// upsample_csc
module upsample_csc (
    input  logic        clk,
    input  logic        resetn,
    input  logic        start,
    output logic        done,
    input  logic [15:0] sram_read_data,
    output logic [15:0] sram_write_data,
    output logic [17:0] sram_address,
    output logic        sram_we_n
);
Size: roughly 6000 cells after synthesis, roughly 55 I/O pins, roughly 48000 µm² of cells after synthesis.
==> flow/config.mk <==
export PLATFORM = sky130hd
export DESIGN_NAME = upsample_csc
export DESIGN_NICKNAME = upsample_csc
export VERILOG_FILES = /design/flow/design.v
export SDC_FILE = /design/flow/constraint.sdc
export NUM_CORES = 4
export LEC_CHECK = 0
export ABC_AREA = 1
export CAP_MARGIN = 15
export CELL_PAD_IN_SITES_DETAIL_PLACEMENT = 0
export CELL_PAD_IN_SITES_GLOBAL_PLACEMENT = 3
export CORE_ASPECT_RATIO = 1.3
export CORE_MARGIN = 2
export CORE_UTILIZATION = 36
export GPL_TIMING_DRIVEN = 1
export PLACE_DENSITY_LB_ADDON = 0.13
export SETUP_SLACK_MARGIN = -0.59
export SLEW_MARGIN = 40
==> flow/constraint.sdc <==
create_clock -name core_clock -period 11.0 [get_ports {clk}]
set_input_delay 2.2000 -clock core_clock [delete_from_list [all_inputs] [get_ports {clk}]]
set_output_delay 2.2000 -clock core_clock [all_outputs]
set_load 0.01 [all_outputs]
run.sh (not shown) runs the stock make flow with config.mk's settings and CLKGATE_MAP_FILE=.
Change:
Settings changed: ABC_AREA 1 to default, CAP_MARGIN 15 to 20, CELL_PAD_IN_SITES_DETAIL_PLACEMENT 0 to default, CELL_PAD_IN_SITES_GLOBAL_PLACEMENT 3 to default, CORE_ASPECT_RATIO 1.3 to default, CORE_UTILIZATION 36 to 72, GPL_TIMING_DRIVEN 1 to default, PLACE_DENSITY from default to 0.35, PLACE_DENSITY_LB_ADDON 0.13 to default, SETUP_SLACK_MARGIN -0.59 to 1.54, SLEW_MARGIN 40 to 20.
After rerunning: The changed run completed without violations. Final area came out higher by 1.3%. Fmax stays flat. Routed wire length came out lower by 10%. Sequential share of layout area came out lower by 0.19 points. Global-route usage came out higher by 15 points. Clock skew came out lower by 0.047 ns.
Change:
Settings changed: CAP_MARGIN 20 to 35, CELL_PAD_IN_SITES_DETAIL_PLACEMENT from default to 2, CELL_PAD_IN_SITES_GLOBAL_PLACEMENT from default to 2, CORE_UTILIZATION 72 to 22, GPL_TIMING_DRIVEN from default to 1, HOLD_SLACK_MARGIN from default to 0.23, PLACE_DENSITY 0.35 to default, SETUP_SLACK_MARGIN 1.54 to default, SLEW_MARGIN 20 to 35.
Effect:
- The changed run completed without violations
- routed wire length rises by 20%
- hold slack gets better by 0.0040 ns
- area after synthesis stays the same
Change:
Settings changed: CAP_MARGIN 35 to 20, CELL_PAD_IN_SITES_DETAIL_PLACEMENT 2 to default, CELL_PAD_IN_SITES_GLOBAL_PLACEMENT 2 to default, CORE_UTILIZATION 22 to 72, GPL_TIMING_DRIVEN 1 to default, HOLD_SLACK_MARGIN 0.23 to default, PLACE_DENSITY from default to 0.64, SETUP_SLACK_MARGIN from default to 1.54, SLEW_MARGIN 35 to 20, TNS_END_PERCENT from default to 10.
After rerunning: The changed run finished clean; first-iteration DRC count increases by 91%; worst setup slack improves by 0.31 ns; synthesized cell count stays the same.

========
upsample_csc again, from the RTL that the note above started with.
Design upsample_csc, start of the top module:
module upsample_csc (
    input  logic        clk,
    input  logic        resetn,
    input  logic        start,
    output logic        done,
    input  logic [15:0] sram_read_data,
    output logic [15:0] sram_write_data,
    output logic [17:0] sram_address,
    output logic        sram_we_n
);
clock: 6.12 ns
lec_check: 0
abc_area: 0
cap_margin: 20
core_margin: 2
core_utilization: 64
place_density: 0.43
slew_margin: 20
tns_end_percent: 10
The baseline finished with negative setup slack left.
Next try:
ABC_AREA = not set   (was 0)
CORE_UTILIZATION = 40   (was 64)
PLACE_DENSITY = 0.6   (was 0.43)
TNS_END_PERCENT = not set   (was 10)
clock period = 11.0 ns   (was 6.12 ns; I/O delays follow)
Now the flow went through all stages and came out clean; synthesized area does not change; utilization went down by 37 points; critical path depth shrinks by 1; global-route usage shrinks by 18 points; fmax went down by 0.73%; clock-buffer cell count is lower by 4; die area increases by 59%; via count decreases by 13%; clock skew is lower by 0.0067 ns.

========
Starting RTL as in the previous note.
clock: 10.7 ns
lec_check: 0
cap_margin: 20
core_margin: 2
core_utilization: 58
hold_slack_margin: -0.09
place_density: 0.6
setup_slack_margin: 1.45
slew_margin: 20
tns_end_percent: 5
The first run ran to the end with no violations.
==> next run, changes <==
- ABC_AREA: default -> 1
- CORE_UTILIZATION: 58 -> 64
- HOLD_SLACK_MARGIN: -0.09 -> default
- SETUP_SLACK_MARGIN: 1.45 -> default
- TNS_END_PERCENT: 5 -> default
- clock period: 10.7 -> 12.7 ns (I/O delays scaled with it)
The changed run ran to the end with no violations. Maximum frequency is lower by 8.6%. Critical path depth climbs by 1. First-iteration DRC count rose by 20%. Setup slack gains 1.1 ns. Synthesized cell count went up by 14%.
==> next run, changes <==
- ABC_AREA: 1 -> default
- CORE_UTILIZATION: 64 -> 57
- CTS_CLUSTER_SIZE: default -> 99
- clock period: 12.7 -> 5.5 ns (I/O delays scaled with it)
Result: This time the run produced a layout that fails on setup timing. Cell count rose by 6.1%. Clock-buffer cell count went down by 4. Register-to-register slack is worse by 6.5 ns. Routed wire length rose by 21%. Die area rises by 11%.
==> next run, changes <==
- CORE_UTILIZATION: 57 -> 65
- CTS_CLUSTER_SIZE: 99 -> default
- PLACE_DENSITY: 0.6 -> default
- clock period: 5.5 -> 8.62 ns (I/O delays scaled with it)
Effect: The new run produced a layout that fails on setup timing; final area went down by 8.1%; setup slack improved by 2.8 ns; clock-buffer cell count rose by 8; register-to-register slack is better by 2.8 ns; die area goes down by 12%; worst hold slack gains 0.0085 ns.
==> next run, changes <==
- CORE_UTILIZATION: 65 -> 40
- PLACE_DENSITY: default -> 0.6
- clock period: 8.62 -> 10.7 ns (I/O delays scaled with it)
The changed run finished clean.
Cell count rose by 1.9%.
Design area fell by 8.3%.
Area after synthesis is unchanged.
Worst hold slack hardly moves.
Register-to-register slack improved by 2.3 ns.
Routed wire length fell by 19%.
Worst setup slack improved by 2.3 ns.
==> next run, changes <==
- SETUP_SLACK_MARGIN: default -> 0.65
Effect: The changed run finished with timing, DRC and antenna clean. Clock-buffer cell count drops by 5. Setup slack improved by 0.22 ns.
